## component
module component (
    input  wire         clk,
    input  wire         rst,
    input  wire [31:0]  fifo1_data_in,
    input  wire [31:0]  fifo2_data_in,
    input  wire [31:0]  fifo3_data_in,
    input  wire         fifo1_write_en,
    input  wire         fifo2_write_en,
    input  wire         fifo3_write_en,
    input  wire         fifo1_read_en,
    input  wire         fifo2_read_en,
    input  wire         fifo3_read_en,
    output wire [31:0]  result_out,
    output wire         fifo1_empty,
    output wire         fifo2_empty,
    output wire         fifo3_empty,
    output wire         fifo1_full,
    output wire         fifo2_full,
    output wire         fifo3_full
);
clock: 7.42 ns
lec_check: 0
cap_margin: 20
cell_pad_in_sites_detail_placement: 0
core_margin: 2
core_utilization: 72
cts_cluster_diameter: 29
cts_cluster_size: 52
gpl_routability_driven: 1
max_routing_layer: met4
min_routing_layer: met1
place_density_lb_addon: 0.01
setup_slack_margin: 2.18
slew_margin: 30
run.sh (not shown) runs the stock make flow with config.mk's settings and CLKGATE_MAP_FILE=.
The first run completed and failed the layout checks on negative setup slack.
==> next run, changes <==
Settings changed: CELL_PAD_IN_SITES_DETAIL_PLACEMENT 0 to unset, CORE_UTILIZATION 72 to 57, CTS_CLUSTER_DIAMETER 29 to unset, CTS_CLUSTER_SIZE 52 to unset, GPL_ROUTABILITY_DRIVEN 1 to unset, MAX_ROUTING_LAYER met4 to unset, MIN_ROUTING_LAYER met1 to unset, PLACE_DENSITY set to 0.6, PLACE_DENSITY_LB_ADDON 0.01 to unset, SETUP_SLACK_MARGIN 2.18 to unset, SLEW_MARGIN 30 to 20.
Clock period 7.42 ns to 7.91 ns, I/O delays scaled along.
=> The changed run finished but fails on negative setup slack; non-clock buffer count falls by 75; cell area falls by 4.9%; routed wire length falls by 18%; die size rises by 26%; core utilization falls by 23 points; worst setup slack improves by 1200 ps.
==> next run, changes <==
Settings changed: CORE_UTILIZATION 57 to 72, CTS_CLUSTER_SIZE set to 60, HOLD_SLACK_MARGIN set to 0.29, PLACE_DENSITY 0.6 to unset, PLACE_DENSITY_LB_ADDON set to 0.01, SETUP_SLACK_MARGIN set to 2.34.
Clock period 7.91 ns to 10.2 ns, I/O delays scaled along.
The changed run finished but failed the layout checks on negative setup slack.
Die size fell by about a fifth.
First-iteration DRC count rose by a quarter to a third.
Core utilization rose by 17 points.
Non-clock buffer count fell by 2.
Global-route usage rose by 9.0 points.
Clock-buffer cell count fell by 8.

---

Setup of zinc:
component again, from the RTL that the note above started with.
make LEC_CHECK=0 CAP_MARGIN=20 CELL_PAD_IN_SITES_DETAIL_PLACEMENT=0 CORE_MARGIN=4 CORE_UTILIZATION=54 GPL_ROUTABILITY_DRIVEN=1 MAX_ROUTING_LAYER=met4 MIN_ROUTING_LAYER=met1 SETUP_SLACK_MARGIN=0.88 SLEW_MARGIN=30 finish   # period 10.9 ns
zinc: complete, dirty (setup timing)
The inputs of fjord differ from those of zinc as listed below.
==> flow/config.mk <==
export PLATFORM = sky130hd
export DESIGN_NAME = component
export DESIGN_NICKNAME = component
export VERILOG_FILES = /design/flow/design.v
export SDC_FILE = /design/flow/constraint.sdc
export NUM_CORES = 4
export LEC_CHECK = 0
export ABC_AREA = 0
export CAP_MARGIN = 20
export CELL_PAD_IN_SITES_DETAIL_PLACEMENT = 1
export CELL_PAD_IN_SITES_GLOBAL_PLACEMENT = 3
export CORE_ASPECT_RATIO = 0.52
export CORE_MARGIN = 4
export CORE_UTILIZATION = 43
export CTS_CLUSTER_DIAMETER = 28
export GPL_ROUTABILITY_DRIVEN = 1
export GPL_TIMING_DRIVEN = 1
export MAX_ROUTING_LAYER = met4
export MIN_ROUTING_LAYER = met1
export PLACE_DENSITY = 0.94
export SETUP_SLACK_MARGIN = 0.88
export SLEW_MARGIN = 30
export TNS_END_PERCENT = 45
==> flow/constraint.sdc <==
create_clock -name core_clock -period 17.8 [get_ports {clk}]
set_input_delay 3.5600 -clock core_clock [delete_from_list [all_inputs] [get_ports {clk}]]
set_output_delay 3.5600 -clock core_clock [all_outputs]
set_load 0.01 [all_outputs]
## What came out
In summary, fjord completed successfully, with a layout that passed the timing, DRC and antenna checks. Final worst setup slack, fjord and zinc: higher on fjord. | via count of the first global-routing pass | fjord vs zinc | about 4.6% higher |. The share of the core filled by cells before placement reported for fjord is smaller than that of zinc by 11 points. Re worst hold slack: fjord and zinc aren't equal, and the higher value belongs to fjord. Diff zinc -> fjord: arrival time of data at the critical path endpoint rose by 2.41 ns; number of buffers and inverters on the critical path fell by 10; routed wire length rose by about 15%.
--- input diff fjord..xenon ---
==> flow/config.mk <==
export PLATFORM = sky130hd
export DESIGN_NAME = component
export DESIGN_NICKNAME = component
export VERILOG_FILES = /design/flow/design.v
export SDC_FILE = /design/flow/constraint.sdc
export NUM_CORES = 4
export LEC_CHECK = 0
export CAP_MARGIN = 20
export CORE_MARGIN = 2
export CORE_UTILIZATION = 45
export PLACE_DENSITY = 0.6
export SLEW_MARGIN = 20
==> flow/constraint.sdc <==
create_clock -name core_clock -period 12.8 [get_ports {clk}]
set_input_delay 2.5600 -clock core_clock [delete_from_list [all_inputs] [get_ports {clk}]]
set_output_delay 2.5600 -clock core_clock [all_outputs]
set_load 0.01 [all_outputs]
[summary]
[compare] base=fjord new=xenon: logic area picked up an extra about 1.4%. Diff fjord -> xenon | total number of vias | down by a few percent. NOTE: layout overhead on the synthesized area in xenon falls short of that of fjord. fifo1_inst.rd_ptr[1] as the worst setup path startpoint was reported by fjord, and fifo1_inst.rd_ptr[0] by xenon. Going from fjord to xenon, register fraction of the total cell area grows by 0.87 points. Of xenon and fjord, the run reporting the higher final period utilization was xenon. Of xenon and fjord, xenon shows the lower post-detailed-route wirelength per cell, with fjord above it.
For amber, these inputs were changed with respect to xenon:
-- flow/config.mk --
<<< xenon, line 8
export CAP_MARGIN = 20
export CORE_MARGIN = 2
export CORE_UTILIZATION = 45
export PLACE_DENSITY = 0.6
export SLEW_MARGIN = 20
>>> amber, line 8
export CAP_MARGIN = 20
export CORE_MARGIN = 2
export CORE_UTILIZATION = 72
export CTS_CLUSTER_SIZE = 60
export PLACE_DENSITY_LB_ADDON = 0.01
export SLEW_MARGIN = 40
==> flow/constraint.sdc <==
create_clock -name core_clock -period 7.09 [get_ports {clk}]
set_input_delay 1.4180 -clock core_clock [delete_from_list [all_inputs] [get_ports {clk}]]
set_output_delay 1.4180 -clock core_clock [all_outputs]
set_load 0.01 [all_outputs]
--- outcome ---
- Ran to the end and failed final checks on setup timing: amber.
- From xenon to amber the numbers moved as follows: met1 routing resource usage after global routing now sits higher, wire length now sits higher, clock-buffer cell count now sits lower.
- Summary of amber over xenon: setup slack of the most critical reg-to-reg path fell by 5.56 ns; number of non-clock buffers rose by 458; post-route core utilization rose by 34 points.

---

## v40
Starting RTL as in the previous note.
clock: 10.7 ns
lec_check: 0
cap_margin: 20
core_margin: 2
core_utilization: 68
cts_cluster_diameter: 359
place_density: 0.36
slew_margin: 20
Completing all stages was not enough for v40: its layout failed the final checks because of setup timing.
#### Input delta (v23 over v40)
Settings: clearing PLACE_DENSITY, which used to be 0.36; putting PLACE_DENSITY_LB_ADDON at 0.01 where nothing was set; putting CTS_CLUSTER_SIZE at 60 where nothing was set; clearing CTS_CLUSTER_DIAMETER, which used to be 359; swapping 68 for 72 in CORE_UTILIZATION; swapping 10.7 for 10.2 in the clock period (ns, I/O delays scaled along).
==> comparison <==
Going from v40 to v23, non-clock buffer count moved down, count of maximum capacitance violations level, die boundary height moved down, utilization moved up, clock skew level.
v23 reports a higher final number of setup-violating endpoints than v40 does.
Maximum number of pins on one net before global-route repair went up by a little under 10% going from v40 to v23.
STATUS run=v23 STAGES=ALL_DONE FINAL_CHECKS=FAILED CAUSE=setup timing
The lower part of the cycle the worst path needs came out of v40.
v23: critical path depth lower than v40
Relative to v23, the following input files were edited for v1:
Settings: removing PLACE_DENSITY_LB_ADDON (formerly 0.01); removing CTS_CLUSTER_SIZE (formerly 60); setting PLACE_DENSITY to 0.6 for the first time; changing CORE_UTILIZATION from 72 to 45; changing the clock period (ns, I/O delays scaled along) from 10.2 to 10.1.
Notes after the runs:
- Cmp v1 vs v23: slew at the pin with the worst max-slew slack lower in v1
- Met1 wire length (v1 over v23): increase, about 17%
- Taking v23 as the reference, in v1 post-route cell area moved up, chip area moved up, routing usage on met3 moved down, number of cells on the critical path moved down.
- None of the runs v23 and v1 ends with a clean layout.
- Complete run, failing final checks: v1, reason setup timing.
- Ran to the end and failed final checks on setup timing: v23.
- ~same total routed wirelength in v23 and v1
- Sort v23 and v1 by total number of placement rows, descending, and v1 comes first.
#### Input delta (v59 over v1)
Settings: changing CORE_UTILIZATION from 45 to 58; setting TNS_END_PERCENT to 5 for the first time; setting CTS_CLUSTER_DIAMETER to 38 for the first time; changing the clock period (ns, I/O delays scaled along) from 10.1 to 11.0.
## What came out
- Although it ran to completion, v59 produced a layout that fails the final checks because of setup timing.
- For the post-route cell area, v59 came in about 2% higher than v1 did.
- What v59 reported for core outline area has to be multiplied by 1.3 to get the figure for v1.
- Summary of v59 over v1: logic depth of the worst setup path including buffers rose 6.1%, smallest hold slack fell by 0.0066 ns, number of enable-type register cells in the synthesized netlist was more or less identical.
- Against v1, v59 comes in 461 lower on cell count.

---

component again, from the RTL that the note above started with.
clock: 15.0 ns
lec_check: 0
abc_area: 1
cap_margin: 10
cell_pad_in_sites_detail_placement: 0
core_margin: 4
core_utilization: 72
cts_cluster_diameter: 371
cts_cluster_size: 17
gpl_routability_driven: 1
max_routing_layer: met4
min_routing_layer: met1
place_density_lb_addon: 0.02
setup_slack_margin: -1.05
slew_margin: 30
The baseline completed and failed the layout checks on negative setup slack.
==> next run, changes <==
- ABC_AREA: 1 -> not set
- CAP_MARGIN: 10 -> 20
- CTS_CLUSTER_DIAMETER: 371 -> not set
- CTS_CLUSTER_SIZE: 17 -> not set
- SETUP_SLACK_MARGIN: -1.05 -> 0.88
- clock period: 15.0 -> 17.8 ns (I/O delays scaled with it)
The new run ran to the end with no violations.
Global-route usage goes down by 4.4 points.
Cell count is lower by 27%.
Design area went up by 3.2%.
==> next run, changes <==
- CELL_PAD_IN_SITES_DETAIL_PLACEMENT: 0 -> 1
- CELL_PAD_IN_SITES_GLOBAL_PLACEMENT: not set -> 2
- CORE_UTILIZATION: 72 -> 43
- CTS_CLUSTER_DIAMETER: not set -> 28
- GPL_TIMING_DRIVEN: not set -> 1
- MAX_ROUTING_LAYER: met4 -> met5
- PLACE_DENSITY: not set -> 0.94
- PLACE_DENSITY_LB_ADDON: 0.02 -> not set
- TNS_END_PERCENT: not set -> 55
Outcome: Final cell count is higher by 16%; count of clock-buffer cells in the layout is higher by 256; core utilization decreases by 27 points; via count rose by 9.4%; wire length rose by 36%; synthesized area stays the same.
==> next run, changes <==
- ABC_AREA: not set -> 1
- CELL_PAD_IN_SITES_DETAIL_PLACEMENT: 1 -> 0
- CELL_PAD_IN_SITES_GLOBAL_PLACEMENT: 2 -> not set
- CORE_UTILIZATION: 43 -> 72
- CTS_CLUSTER_DIAMETER: 28 -> not set
- CTS_CLUSTER_SIZE: not set -> 17
- GPL_TIMING_DRIVEN: 1 -> not set
- MAX_ROUTING_LAYER: met5 -> met4
- PLACE_DENSITY: 0.94 -> not set
- PLACE_DENSITY_LB_ADDON: not set -> 0.02
- TNS_END_PERCENT: 55 -> not set
- clock period: 17.8 -> 15.0 ns (I/O delays scaled with it)
Result:
- The changed run produced a clean layout
- non-clock buffer count increases by 61
- wire length goes down by 16%
- utilization rose by 28 points
- via count rose by 17%
- global-route usage went up by 15 points
==> next run, changes <==
- ABC_AREA: 1 -> not set
- CTS_CLUSTER_SIZE: 17 -> 52
- PLACE_DENSITY_LB_ADDON: 0.02 -> 0.2
- clock period: 15.0 -> 12.1 ns (I/O delays scaled with it)
=>
- With this change the flow finished but fails on negative setup slack
- setup slack gets worse by 1300 ps
- core utilization came out higher by 4.0 points

---

== exp/quartz ==
Starting RTL as in the previous note.
## component
module component (
    input  wire         clk,
    input  wire         rst,
    input  wire [31:0]  fifo1_data_in,
    input  wire [31:0]  fifo2_data_in,
    input  wire [31:0]  fifo3_data_in,
    input  wire         fifo1_write_en,
    input  wire         fifo2_write_en,
    input  wire         fifo3_write_en,
    input  wire         fifo1_read_en,
    input  wire         fifo2_read_en,
    input  wire         fifo3_read_en,
    output wire [31:0]  result_out,
    output wire         fifo1_empty,
    output wire         fifo2_empty,
    output wire         fifo3_empty,
    output wire         fifo1_full,
    output wire         fifo2_full,
    output wire         fifo3_full
);
make LEC_CHECK=0 ABC_AREA=1 CAP_MARGIN=20 CORE_MARGIN=2 CORE_UTILIZATION=42 GPL_ROUTABILITY_DRIVEN=0 GPL_TIMING_DRIVEN=0 HOLD_SLACK_MARGIN=-0.03 MAX_ROUTING_LAYER=met5 MIN_ROUTING_LAYER=met1 PLACE_DENSITY=0.6 SLEW_MARGIN=35 TNS_END_PERCENT=100 finish   # period 9.07 ns
Layout checks on exp/quartz: not met. Flow itself completed; violations: setup timing.
diff inputs: exp/quartz => exp/sierra
# exp/quartz
export LEC_CHECK = 0
export ABC_AREA = 1
export CAP_MARGIN = 20
export CORE_MARGIN = 2
export CORE_UTILIZATION = 42
export GPL_ROUTABILITY_DRIVEN = 0
export GPL_TIMING_DRIVEN = 0
export HOLD_SLACK_MARGIN = -0.03
export MAX_ROUTING_LAYER = met5
export MIN_ROUTING_LAYER = met1
export PLACE_DENSITY = 0.6
export SLEW_MARGIN = 35
export TNS_END_PERCENT = 100
create_clock -name core_clock -period 9.07 [get_ports {clk}]
# exp/sierra
export LEC_CHECK = 0
export CAP_MARGIN = 20
export CORE_MARGIN = 2
export CORE_UTILIZATION = 59
export SLEW_MARGIN = 20
create_clock -name core_clock -period 9.75 [get_ports {clk}]
Notes after the runs:
exp/sierra ran in full, but the layout does not pass; the checks complain about setup timing. exp/quartz has a lower wire length per cell after detailed routing than exp/sierra. [exp/sierra] number of buffer and inverter stages on the critical path fell 2 relative to exp/quartz. Summary of exp/sierra over exp/quartz: cell area after layout moved down. fifo2_inst.rd_ptr[2] as the beginning of the critical path was reported by exp/quartz, and fifo1_inst.rd_ptr[3] by exp/sierra. Worst hold slack up 0.0059 ns in exp/sierra wrt exp/quartz. Sort exp/quartz and exp/sierra by placement-stage worst setup slack desc -> top: exp/sierra.
[inputs] exp/garnet vs exp/sierra
# exp/sierra
export LEC_CHECK = 0
export CAP_MARGIN = 20
export CORE_MARGIN = 2
export CORE_UTILIZATION = 59
export SLEW_MARGIN = 20
create_clock -name core_clock -period 9.75 [get_ports {clk}]
# exp/garnet
export LEC_CHECK = 0
export CAP_MARGIN = 20
export CORE_MARGIN = 2
export CORE_UTILIZATION = 72
export CTS_CLUSTER_SIZE = 60
export HOLD_SLACK_MARGIN = 0.29
export PLACE_DENSITY_LB_ADDON = 0.01
export SETUP_SLACK_MARGIN = 2.02
export SLEW_MARGIN = 40
create_clock -name core_clock -period 7.09 [get_ports {clk}]
[summary]
- Although it ran to completion, exp/garnet produced a layout that fails the final checks because of setup timing.
- Diff exp/garnet and exp/sierra: combinational gate area higher in exp/garnet
- NOTE: final worst hold slack in exp/garnet exceeds that of exp/sierra
- exp/sierra ended up with more cell instances than exp/garnet did.
- Lower final sum of negative setup slack among exp/garnet and exp/sierra: exp/garnet
- Wire length: lower on exp/sierra
- exp/garnet vs exp/sierra: core utilization at floorplan up
Relative to exp/garnet, the following input files were edited for exp/cedar:
# exp/garnet
export LEC_CHECK = 0
export CAP_MARGIN = 20
export CORE_MARGIN = 2
export CORE_UTILIZATION = 72
export CTS_CLUSTER_SIZE = 60
export HOLD_SLACK_MARGIN = 0.29
export PLACE_DENSITY_LB_ADDON = 0.01
export SETUP_SLACK_MARGIN = 2.02
export SLEW_MARGIN = 40
create_clock -name core_clock -period 7.09 [get_ports {clk}]
# exp/cedar
export LEC_CHECK = 0
export CAP_MARGIN = 20
export CORE_MARGIN = 2
export CORE_UTILIZATION = 60
export CTS_CLUSTER_SIZE = 60
export PLACE_DENSITY = 0.6
export SLEW_MARGIN = 20
create_clock -name core_clock -period 8.79 [get_ports {clk}]
==> comparison <==
What the final checks of exp/cedar revealed, after a flow that finished every stage, was a layout that fails on setup timing. Cell area | exp/cedar vs exp/garnet | exp/cedar smaller. Compared with exp/garnet, exp/cedar shows a lower arrival time of the worst setup path. Going from exp/garnet to exp/cedar, H-tree level count comparable; total number of vias now smaller; sequential cell area share now larger; total of cells resized after clock tree synthesis now smaller. Between exp/garnet and exp/cedar, the total negative setup slack is higher for exp/cedar.
